==> inputs of v5 <==
==> flow/design.v (excerpt) <==
module cordic_sincos(
	input clk,
	input rst,
	input start,
	input [15:0] z0,
	output ready,
	output reg done,
	output [15:0] x,
	output [15:0] y
	);
clock: 4.9 ns
lec_check: 0
abc_area: 1
cap_margin: 35
cell_pad_in_sites_global_placement: 0
core_aspect_ratio: 0.5
core_margin: 2
core_utilization: 46
cts_cluster_diameter: 345
cts_cluster_size: 100
gpl_routability_driven: 0
gpl_timing_driven: 1
min_routing_layer: met1
place_density_lb_addon: 0.19
slew_margin: 20
tns_end_percent: 40
run.sh (not shown) runs the stock make flow with config.mk's settings and CLKGATE_MAP_FILE=.
==> v17 (differences from v5) <==
- ABC_AREA: 1 -> default
- CAP_MARGIN: 35 -> 20
- CELL_PAD_IN_SITES_GLOBAL_PLACEMENT: 0 -> default
- CORE_ASPECT_RATIO: 0.5 -> default
- CORE_UTILIZATION: 46 -> 68
- CTS_CLUSTER_DIAMETER: 345 -> default
- CTS_CLUSTER_SIZE: 100 -> default
- GPL_ROUTABILITY_DRIVEN: 0 -> default
- GPL_TIMING_DRIVEN: 1 -> default
- MIN_ROUTING_LAYER: met1 -> default
- PLACE_DENSITY_LB_ADDON: 0.19 -> default
- SETUP_SLACK_MARGIN: default -> -0.24
- TNS_END_PERCENT: 40 -> default
==> flow/constraint.sdc (replaced) <==
create_clock -name core_clock -period 3.98 [get_ports {clk}]
set_input_delay 0.7960 -clock core_clock [delete_from_list [all_inputs] [get_ports {clk}]]
set_output_delay 0.7960 -clock core_clock [all_outputs]
set_load 0.01 [all_outputs]
==> v18 (differences from v5) <==
- ABC_AREA: 1 -> 0
- CORE_ASPECT_RATIO: 0.5 -> 0.92
- CORE_UTILIZATION: 46 -> 16
- CTS_CLUSTER_DIAMETER: 345 -> 28
- CTS_CLUSTER_SIZE: 100 -> default
- GPL_ROUTABILITY_DRIVEN: 0 -> default
- MIN_ROUTING_LAYER: met1 -> met2
- SETUP_SLACK_MARGIN: default -> 0.45
- TNS_END_PERCENT: 40 -> 95
==> v4 (differences from v5) <==
- CAP_MARGIN: 35 -> 20
- CELL_PAD_IN_SITES_GLOBAL_PLACEMENT: 0 -> default
- CORE_ASPECT_RATIO: 0.5 -> default
- CORE_UTILIZATION: 46 -> 66
- CTS_CLUSTER_DIAMETER: 345 -> default
- CTS_CLUSTER_SIZE: 100 -> default
- GPL_ROUTABILITY_DRIVEN: 0 -> default
- GPL_TIMING_DRIVEN: 1 -> default
- MIN_ROUTING_LAYER: met1 -> default
- PLACE_DENSITY_LB_ADDON: 0.19 -> default
- TNS_END_PERCENT: 40 -> default
==> flow/constraint.sdc (replaced) <==
create_clock -name core_clock -period 5.11 [get_ports {clk}]
set_input_delay 1.0220 -clock core_clock [delete_from_list [all_inputs] [get_ports {clk}]]
set_output_delay 1.0220 -clock core_clock [all_outputs]
set_load 0.01 [all_outputs]
==> comparison table <==
CTS clk-pin slew, worst paths: v17 0.09 ns; v5 0.06 ns; v18 0.07 ns; v4 0.09 ns
Footprint of the multi-input gates: v17 0.00431 mm^2; v5 0.00415 mm^2; v18 0.00428 mm^2; v4 0.00415 mm^2
Buffers and inverters on the worst path: v17 1; v5 4; v18 2; v4 3
DRC viols: v17 0; v5 0; v18 1; v4 0
Final cell utilization of the core: v17 0.844; v5 0.523; v18 0.200; v4 0.724
Sum of met2 wire segment lengths after detailed routing: v17 8640 um; v5 7000 um; v18 10100 um; v4 7160 um
Share of synthesized cell area in and, or, nand and nor gates: v17 0.111; v5 0.255; v18 0.111; v4 0.255
Wire length of the first global-routing pass: v17 28100 um; v5 26800 um; v18 31600 um; v4 26000 um
Combinational gates: v17 524; v5 668; v18 524; v4 668
Number of nets at floorplan: v17 785; v5 988; v18 785; v4 988
Length of the first detailed-routing pass in iterations: v17 7; v5 5; v18 46; v4 5
Internal power consumption: v17 0.00306 W; v5 0.00186 W; v18 0.00241 W; v4 0.00167 W
Fp util: v17 0.691; v5 0.475; v18 0.163; v4 0.674
Fill count: v17 548; v5 1389; v18 4273; v4 825
Placed Instance Area: v17 0.00733 mm^2; v5 0.00684 mm^2; v18 0.00725 mm^2; v4 0.00676 mm^2
Data required time at the worst endpoint: v17 4.23 ns; v5 5.14 ns; v18 5.15 ns; v4 5.39 ns
Width of the die: v17 100 um; v5 172 um; v18 211 um; v4 103 um
Result of the run: v17 complete, but fails checks; v5 complete, no violations; v18 complete, but fails checks; v4 complete, no violations
Reasons for failing layout checks: v17 negative setup slack; v5 -; v18 design-rule violations; v4 -
Tap cell count: v17 111; v5 192; v18 497; v4 133
Distinct lib cells: v17 54; v5 53; v18 54; v4 53
Gp weighted congestion: v17 0.980; v5 -; v18 0.847; v4 0.948
Clock latency on the worst-skew pair: v17 0.36 ns; v5 0.35 ns; v18 0.37 ns; v4 0.38 ns
Hold worst-path end: v17 dp.ymod.y[10]; v5 dp.xmod.x[14]; v18 dp.ymod.y[2]; v4 dp.ymod.y[2]
Die Size: v17 0.0100 mm^2; v5 0.0151 mm^2; v18 0.0409 mm^2; v4 0.0106 mm^2
Number of cells on the worst reg-to-reg path: v17 18; v5 28; v18 21; v4 28
Share of final layout cell area taken by non-clock buffers: v17 0.182; v5 0.0813; v18 0.111; v4 0.0821
Proportion of cell area occupied by registers: v17 0.198; v5 0.213; v18 0.198; v4 0.218

==> inputs of trial 3 <==
cordic_sincos again, from the RTL that the note above started with.
make LEC_CHECK=0 CAP_MARGIN=20 CELL_PAD_IN_SITES_GLOBAL_PLACEMENT=2 CORE_MARGIN=2 CORE_UTILIZATION=16 CTS_CLUSTER_SIZE=20 GPL_ROUTABILITY_DRIVEN=1 MAX_ROUTING_LAYER=met5 MIN_ROUTING_LAYER=met1 PLACE_DENSITY_LB_ADDON=0.16 SLEW_MARGIN=20 TNS_END_PERCENT=20 finish   # period 7.06 ns
==> build 75: changes against trial 3 <==
CELL_PAD_IN_SITES_GLOBAL_PLACEMENT = not set   (was 2)
CORE_UTILIZATION = 72   (was 16)
CTS_CLUSTER_SIZE = 97   (was 20)
GPL_ROUTABILITY_DRIVEN = not set   (was 1)
MAX_ROUTING_LAYER = not set   (was met5)
MIN_ROUTING_LAYER = not set   (was met1)
PLACE_DENSITY_LB_ADDON = not set   (was 0.16)
TNS_END_PERCENT = not set   (was 20)
==> flow/constraint.sdc (replaced) <==
create_clock -name core_clock -period 4.97 [get_ports {clk}]
set_input_delay 0.9940 -clock core_clock [delete_from_list [all_inputs] [get_ports {clk}]]
set_output_delay 0.9940 -clock core_clock [all_outputs]
set_load 0.01 [all_outputs]
==> notes <==
- Build 75 finished clean. Trial 3 went through all stages and came out clean.
- Of trial 3 and build 75, trial 3 has the higher register-to-register slack (gap 1.4 ns).
- The die size of trial 3 is 4.3 times that of build 75.
- Between build 75 and trial 3, the lower power is in trial 3 (gap about 32%, measured against trial 3).
- Between trial 3 and build 75, the lower critical path depth is in trial 3 (gap 2).
- In build 75 the routed wire length is lower than in trial 3, by about 26%.
- In trial 3 the sequential power is smaller than in build 75, by 29%.
- In build 75 the non-clock buffer count is higher than in trial 3, by 6.
- Against build 75, the sequential share of layout area of trial 3 is lower by 1.7 points.

==> zinc: inputs <==
Starting RTL as in the previous note.
==> flow/config.mk <==
export PLATFORM = sky130hd
export DESIGN_NAME = cordic_sincos
export DESIGN_NICKNAME = cordic_sincos
export VERILOG_FILES = /design/flow/design.v
export SDC_FILE = /design/flow/constraint.sdc
export NUM_CORES = 4
export LEC_CHECK = 0
export ABC_AREA = 1
export CAP_MARGIN = 20
export CORE_MARGIN = 2
export CORE_UTILIZATION = 72
export CTS_CLUSTER_DIAMETER = 168
export CTS_CLUSTER_SIZE = 97
export PLACE_DENSITY = 0.39
export SLEW_MARGIN = 20
==> flow/constraint.sdc <==
create_clock -name core_clock -period 3.61 [get_ports {clk}]
set_input_delay 0.7220 -clock core_clock [delete_from_list [all_inputs] [get_ports {clk}]]
set_output_delay 0.7220 -clock core_clock [all_outputs]
set_load 0.01 [all_outputs]
==> onyx (differences from zinc) <==
Settings changed: CTS_CLUSTER_DIAMETER 168 to 29, CTS_CLUSTER_SIZE 97 to 74, PLACE_DENSITY 0.39 to default, PLACE_DENSITY_LB_ADDON from default to 0.3, SETUP_SLACK_MARGIN from default to 0.99.
==> flow/constraint.sdc (replaced) <==
create_clock -name core_clock -period 3.51 [get_ports {clk}]
set_input_delay 0.7020 -clock core_clock [delete_from_list [all_inputs] [get_ports {clk}]]
set_output_delay 0.7020 -clock core_clock [all_outputs]
set_load 0.01 [all_outputs]
==> amber (differences from zinc) <==
Settings changed: ABC_AREA 1 to default, CTS_CLUSTER_DIAMETER 168 to 29, CTS_CLUSTER_SIZE 97 to default, PLACE_DENSITY 0.39 to default, SETUP_SLACK_MARGIN from default to 0.98.
==> flow/constraint.sdc (replaced) <==
create_clock -name core_clock -period 3.98 [get_ports {clk}]
set_input_delay 0.7960 -clock core_clock [delete_from_list [all_inputs] [get_ports {clk}]]
set_output_delay 0.7960 -clock core_clock [all_outputs]
set_load 0.01 [all_outputs]
==> xenon (differences from zinc) <==
Settings changed: ABC_AREA 1 to default, CORE_UTILIZATION 72 to 40, CTS_CLUSTER_DIAMETER 168 to default, CTS_CLUSTER_SIZE 97 to default, PLACE_DENSITY 0.39 to default.
==> flow/constraint.sdc (replaced) <==
create_clock -name core_clock -period 4.75 [get_ports {clk}]
set_input_delay 0.9500 -clock core_clock [delete_from_list [all_inputs] [get_ports {clk}]]
set_output_delay 0.9500 -clock core_clock [all_outputs]
set_load 0.01 [all_outputs]
==> results_dict.tcl <==
# collected from the flow reports
set metrics [dict create \
    met1_length_um 7860 \
    finalCriticalPeriod_ns 4.43 \
    first_pass_iters 5 \
    drt-initial-drc-count 325 \
    achievable-frequency_mhz 226 \
    reg2reg_from "cnt[0]$_SDFF_PP0_" \
    gp_congestion 0.883 \
    switching_share_of_power 0.423 \
    n_antenna_cell 0 \
    mi_logic_area_sq_um 4240 \
    outcome "no timing/DRC/antenna violations" \
    whs_ns 0.549 \
    netlist_instances 695 \
]
[end of results for xenon]
==> results_dict.tcl <==
# collected from the flow reports
set metrics [dict create \
    seq_cell_power_mw 1.11 \
    reg2reg_from "cnt[0]$_SDFF_PP0_" \
    whs_ns 0.574 \
    finalCriticalPeriod_ns 3.37 \
    fillCellCount 631 \
    highest_layer "met4" \
    achievable-frequency_mhz 296 \
    outcome "no timing/DRC/antenna violations" \
    holdBufCountCts 0 \
    mi_logic_area_sq_um 4170 \
    switching_share_of_power 0.472 \
    first_pass_iters 10 \
    drt-initial-drc-count 696 \
    detail_route.drc_violations 0 \
    gp_congestion 0.961 \
    netlist_instances 898 \
]
[end of results for zinc]
==> results_dict.tcl <==
# collected from the flow reports
set metrics [dict create \
    buffers 157 \
    met1_length_um 8270 \
    switching_power_mw 3.18 \
    netlist_instances 695 \
    gp_congestion 0.991 \
    outcome "failed layout checks" \
    seq_cell_power_mw 1.16 \
    whs_ns 0.601 \
    finalCriticalPeriod_ns 4.52 \
    check-failures "negative setup slack" \
    postLayoutSetupSlackWorst_ns -0.537 \
    reg2reg_from "cnt[0]$_SDFF_PP0_" \
    mi_logic_area_sq_um 4620 \
    setup_viol_count_final 19 \
    n_antenna_cell 0 \
    first_pass_iters 12 \
]
[end of results for amber]
==> results_dict.tcl <==
# collected from the flow reports
set metrics [dict create \
    synth_warnings 8 \
    gp_congestion 0.991 \
    synth-compound-area-share 0.156 \
    netlist_instances 898 \
    synth_top_flop_cell "sky130_fd_sc_hd__dfxtp_1" \
    firstError "[ERROR DPL-0038] Utilization greater than 100%, impossible to legalize" \
    number_of_levels_the_h_tree_was_split_into 3 \
    outcome "aborted with a tool error" \
    synth_xor_xnor_area_share 0.0740 \
    detailedPlace.worstSlack_ns 0.139 \
    numPlacedInstances 1002 \
    stop_stage "global routing" \
]
[end of results for onyx]

==> build 76 <==
==> flow/design.v <==
`timescale 1ns / 1ps
module cla_slice_part(g,p,a,b);
 input a, b;
 output g;  
 output p;  
 assign g = a & b;
 assign p = a ^ b;
endmodule
module CarryPropagateGenerateUnit( g,p,a,b);
	input  [15:0] a,b;
	output [15:0] g,p;
	cla_slice_part s0(g[0],p[0],a[0],b[0]);
	cla_slice_part s1(g[1],p[1],a[1],b[1]);
	cla_slice_part s2(g[2],p[2],a[2],b[2]);
	cla_slice_part s3(g[3],p[3],a[3],b[3]);
	cla_slice_part s4(g[4],p[4],a[4],b[4]);
	cla_slice_part s5(g[5],p[5],a[5],b[5]);
	cla_slice_part s6(g[6],p[6],a[6],b[6]);
	cla_slice_part s7(g[7],p[7],a[7],b[7]);
	cla_slice_part s8(g[8],p[8],a[8],b[8]);
	cla_slice_part s9(g[9],p[9],a[9],b[9]);
	cla_slice_part s10(g[10],p[10],a[10],b[10]);
	cla_slice_part s11(g[11],p[11],a[11],b[11]);
	cla_slice_part s12(g[12],p[12],a[12],b[12]);
	cla_slice_part s13(g[13],p[13],a[13],b[13]);
	cla_slice_part s14(g[14],p[14],a[14],b[14]);
	cla_slice_part s15(g[15],p[15],a[15],b[15]);
endmodule
module SixteenBitSummationUnit(sum,p,carry,cin);
  input [14:0] carry;
  input cin;
  input [15:0] p;
  output [15:0] sum;
  assign sum[0] = p[0] ^ cin;
  assign sum[1] = p[1] ^ carry[0];
  assign sum[2] = p[2] ^ carry[1];
  assign sum[3] = p[3] ^ carry[2];
  assign sum[4] = p[4] ^ carry[3];
  assign sum[5] = p[5] ^ carry[4];
  assign sum[6] = p[6] ^ carry[5];
  assign sum[7] = p[7] ^ carry[6];
  assign sum[8] = p[8] ^ carry[7];
  assign sum[9] = p[9] ^ carry[8];
  assign sum[10] = p[10] ^ carry[9];
  assign sum[11] = p[11] ^ carry[10];
  assign sum[12] = p[12] ^ carry[11];
  assign sum[13] = p[13] ^ carry[12];
  assign sum[14] = p[14] ^ carry[13];
  assign sum[15] = p[15] ^ carry[14];
endmodule
module four_bit_block_cla(P,G,carry,p,g,cin);
	input [3:0] p,g;
	input cin;
	output [2:0] carry;
	output P,G;
	assign	carry[0] = 	g[0] |
											cin & p[0];
	assign	carry[1] =  g[1] |
											g[0] & p[1] |
											cin  &  p[0] & p[1];
	assign	carry[2] =  g[2] |
											g[1] & p[2] |
											g[0] & p [1] & p[2] |
											cin  & p[0] & p[1] & p[2];
	assign	P = p[0] & p[1] & p[2] & p[3];
	assign	G = g[3] | 
							g[2] & p[3] |
							g[1] & p[2] & p[3] |
							g[0] & p[1] & p[2] & p[3];
endmodule
module cla_16_two_level(sum,cout,a,b,cin);
	input [15:0] a, b;
	input cin;
	output [15:0] sum;
	output  cout;
	wire [15:0]   g, p,carry;  
	wire [3:0]  G,P;
	assign carry[3]  = G[0] | cin & P[0];
	assign carry[7]  = G[1] | G[0] & P[1] | cin & P[0] & P[1]; 
	assign carry[11] = G[2] |
										 G[1] & P[2] |
										 G[0] & P[1] & P[2] | 
										 cin  & P[0] & P[1] & P[2];
	assign cout = G[3] |
								G[2] & P[3] |
								G[1] & P[2] & P[3] |
								G[0] & P[1] & P[2] & P[3] |
								cin   & P[0] & P[1] & P[2] & P[3];
	CarryPropagateGenerateUnit   CPGU( g,p,a,b);
	four_bit_block_cla FBBC0(P[0],G[0],carry[2:0],p[3:0],g[3:0],cin);     
	four_bit_block_cla FBBC1(P[1],G[1],carry[6:4],p[7:4],g[7:4],carry[3]);   
	four_bit_block_cla FBBC2(P[2],G[2],carry[10:8],p[11:8],g[11:8],carry[7]);
	four_bit_block_cla FBBC3(P[3],G[3],carry[14:12],p[15:12],g[15:12],carry[11]); 
	SixteenBitSummationUnit TTBSU(sum,p,carry[14:0],cin);
endmodule
`timescale 1ns / 1ps
module xnew2(
	output reg [15:0] x,
	input [15:0] x0,
	input [15:0] y,
	input cin,
	input reset,
	input stop,
	input clk
	);
	wire [15:0] sum,a,b;
	wire cout;	 
	cla_16_two_level alu(sum,cout,a,b,cin);
	assign a=x;
	assign b=cin?(~y):y;
	always @(posedge clk)
	begin
		if(reset)
		begin
			x<=x0;
		end
		else
		begin
			if(!stop)
			begin
				x<=sum;
			end
			else
			begin
				x<=x;
			end
		end
	end
endmodule
`timescale 1ns / 1ps
module ynew2(
	output reg [15:0] y,
	input [15:0] y0,
	input [15:0] x,
	input cin,
	input reset,
	input stop,
	input clk
	);
	wire [15:0] sum,a,b;
	wire cout;	 
	cla_16_two_level alu(sum,cout,a,b,cin);
	assign a=y;
	assign b=cin?(~x):x;
	always @(posedge clk)
	begin
		if(reset)
		begin
			y<=y0;
		end
		else
		begin
			if(!stop)
			begin
				y<=sum;
			end
			else
			begin
				y<=y;
			end
		end	
	end
endmodule
`timescale 1ns / 1ps
module znew2(
	output reg [15:0] z,
	output zsign,
	input [15:0] z0,
	input [15:0] zrom,
	input cin,
	input reset,
	input stop,
	input clk
	);
	wire [15:0] sum,a,b;
	wire cout;	 
	cla_16_two_level alu(sum,cout,a,b,cin);
	assign a=z;
	assign b=cin?(~zrom):zrom;
	always @(posedge clk)
	begin
		if(reset)
		begin
			z<=z0;
		end
		else
		begin
			if(!stop)
				z<=sum;
			else
				z<=z;
		end	
	end
	assign zsign=z[15];
endmodule
`timescale 1ns / 1ps
module datapathnew2(
	output [15:0] x,
	output [15:0] y,
	input [15:0] z0,
	input [3:0] i,
	input reset,
	input stop,
	input clk
	); 
	parameter xinit=16'b0010_0110_1101_1101;	 
	parameter yinit=16'b0;
	reg [15:0] zrom_q;
	wire [15:0] xval,yval,zval;
	wire [15:0] x0,y0;
	wire [15:0] z;
	wire zsign;
	always @(*)
	begin
		case(i)
			4'd0: zrom_q=16'b0011_0010_0100_0011;
			4'd1: zrom_q=16'b0001_1101_1010_1100;
			4'd2: zrom_q=16'b0000_1111_1010_1101;
			4'd3: zrom_q=16'b0000_0111_1111_0101;
			4'd4: zrom_q=16'b0000_0011_1111_1110;
			4'd5: zrom_q=16'b0000_0001_1111_1111;
			4'd6: zrom_q=16'b0000_0000_1111_1111;
			4'd7: zrom_q=16'b0000_0000_0111_1111;
			4'd8: zrom_q=16'b0000_0000_0011_1111;
			4'd9: zrom_q=16'b0000_0000_0001_1111;
			4'd10: zrom_q=16'b0000_0000_0000_1111;
			4'd11: zrom_q=16'b0000_0000_0000_0111;
			4'd12: zrom_q=16'b0000_0000_0000_0011;
			4'd13: zrom_q=16'b0000_0000_0000_0001;
			4'd14: zrom_q=16'b0;
			4'd15: zrom_q=16'b0;
			default: zrom_q=16'b0;
		endcase
	end
	xnew2 xmod(x,x0,yval,xcin,reset,stop,clk);
	ynew2 ymod(y,y0,xval,ycin,reset,stop,clk);
	znew2 zmod(z,zsign,z0,zval,zcin,reset,stop,clk);
	assign x0=xinit;
	assign y0=yinit;
	assign xval=$signed(x)>>>i;
	assign yval=$signed(y)>>>i;
	assign zval=zrom_q;
	assign xcin=zsign?1'b0:1'b1;
	assign ycin=zsign?1'b1:1'b0;
	assign zcin=zsign?1'b0:1'b1;
endmodule
`timescale 1ns / 1ps
module cordic_sincos(
	input clk,
	input rst,
	input start,
	input [15:0] z0,
	output ready,
	output reg done,
	output [15:0] x,
	output [15:0] y
	);
	reg busy;
	reg [3:0] cnt;
	wire load;
	assign ready = ~busy;
	assign load = rst | (start & ~busy);
	always @(posedge clk)
	begin
		if(rst)
		begin
			busy <= 1'b0;
			cnt <= 4'd0;
			done <= 1'b0;
		end
		else
		begin
			done <= 1'b0;
			if(!busy)
			begin
				cnt <= 4'd0;
				if(start)
					busy <= 1'b1;
			end
			else
			begin
				cnt <= cnt + 4'd1;
				if(cnt == 4'd15)
				begin
					busy <= 1'b0;
					done <= 1'b1;
				end
			end
		end
	end
	datapathnew2 dp(x,y,z0,cnt,load,~busy,clk);
endmodule
==> flow/run.sh <==
#!/bin/bash
# the make line also repeats each setting of config.mk as NAME=value (left out here)
make -C /OpenROAD-flow-scripts/flow DESIGN_CONFIG=/design/flow/config.mk WORK_HOME=/design/flow/orfs CLKGATE_MAP_FILE= finish
==> flow/config.mk <==
export PLATFORM = sky130hd
export DESIGN_NAME = cordic_sincos
export DESIGN_NICKNAME = cordic_sincos
export VERILOG_FILES = /design/flow/design.v
export SDC_FILE = /design/flow/constraint.sdc
export NUM_CORES = 4
export LEC_CHECK = 0
export CAP_MARGIN = 0
export CORE_MARGIN = 2
export CORE_UTILIZATION = 72
export CTS_CLUSTER_DIAMETER = 105
export SETUP_SLACK_MARGIN = -0.24
export SLEW_MARGIN = 20
==> flow/constraint.sdc <==
create_clock -name core_clock -period 3.98 [get_ports {clk}]
set_input_delay 0.7960 -clock core_clock [delete_from_list [all_inputs] [get_ports {clk}]]
set_output_delay 0.7960 -clock core_clock [all_outputs]
set_load 0.01 [all_outputs]
==> trial 42 (differences from build 76) <==
- ABC_AREA: not set -> 1
- CAP_MARGIN: 0 -> 20
- CTS_CLUSTER_DIAMETER: 105 -> 216
- CTS_CLUSTER_SIZE: not set -> 97
- PLACE_DENSITY: not set -> 0.9
- SETUP_SLACK_MARGIN: -0.24 -> not set
- TNS_END_PERCENT: not set -> 5
==> flow/constraint.sdc (replaced) <==
create_clock -name core_clock -period 2.64 [get_ports {clk}]
set_input_delay 0.5280 -clock core_clock [delete_from_list [all_inputs] [get_ports {clk}]]
set_output_delay 0.5280 -clock core_clock [all_outputs]
set_load 0.01 [all_outputs]
==> trial 89 (differences from build 76) <==
- CAP_MARGIN: 0 -> 20
- CORE_UTILIZATION: 72 -> 40
- CTS_CLUSTER_DIAMETER: 105 -> not set
- SETUP_SLACK_MARGIN: -0.24 -> not set
==> flow/constraint.sdc (replaced) <==
create_clock -name core_clock -period 5.0 [get_ports {clk}]
set_input_delay 1.0000 -clock core_clock [delete_from_list [all_inputs] [get_ports {clk}]]
set_output_delay 1.0000 -clock core_clock [all_outputs]
set_load 0.01 [all_outputs]
==> reports/qor.yml <==
synthTopLogicFamily: "simple AND/OR/NAND/NOR gates"
top_cells_by_count: "221 x nand2_1, 82 x inv_1, 67 x nand3_1"
synthCells: 898
stop_error: "[ERROR DPL-0038] Utilization greater than 100%, impossible to legalize"
place_inst: 1172
synthXorXnorAreaFrac_pct: 7.40
failed_stage: "4_1_cts"
adder_share_pct: 14.7
mux_share_pct: 0.655
syn_area_per_cell_sq_um: 7.23
status: "did not finish"
post_dp_cell_area_sq_um: 8130
top_area_share_pct: 16.0
Source of the figures above: trial 42

==> reports/qor.yml <==
syn_area_per_cell_sq_um: 9.06
status: "complete, but fails checks"
worst_slack_ns: -0.222
place_inst: 872
finalSetupViolCount: 5
failed_checks: "negative setup slack"
synthXorXnorAreaFrac_pct: 10.7
post_dp_cell_area_sq_um: 7250
synthCells: 695
Source of the figures above: build 76

==> reports/qor.yml <==
adder_share_pct: 15.2
place_inst: 909
synthTopLogicFamily: "AND-OR/OR-AND gates"
comb_share_pct: 59.3
synthXorXnorAreaFrac_pct: 10.7
post_dp_cell_area_sq_um: 6810
clk_share_pct: 4.46
mux_share_pct: 14.2
syn_area_per_cell_sq_um: 9.06
place_ws_ns: 0.285
synthCells: 695
status: "complete, no violations"
Source of the figures above: trial 89

Power figures rest on the tool's default switching activity, not on a simulated workload.
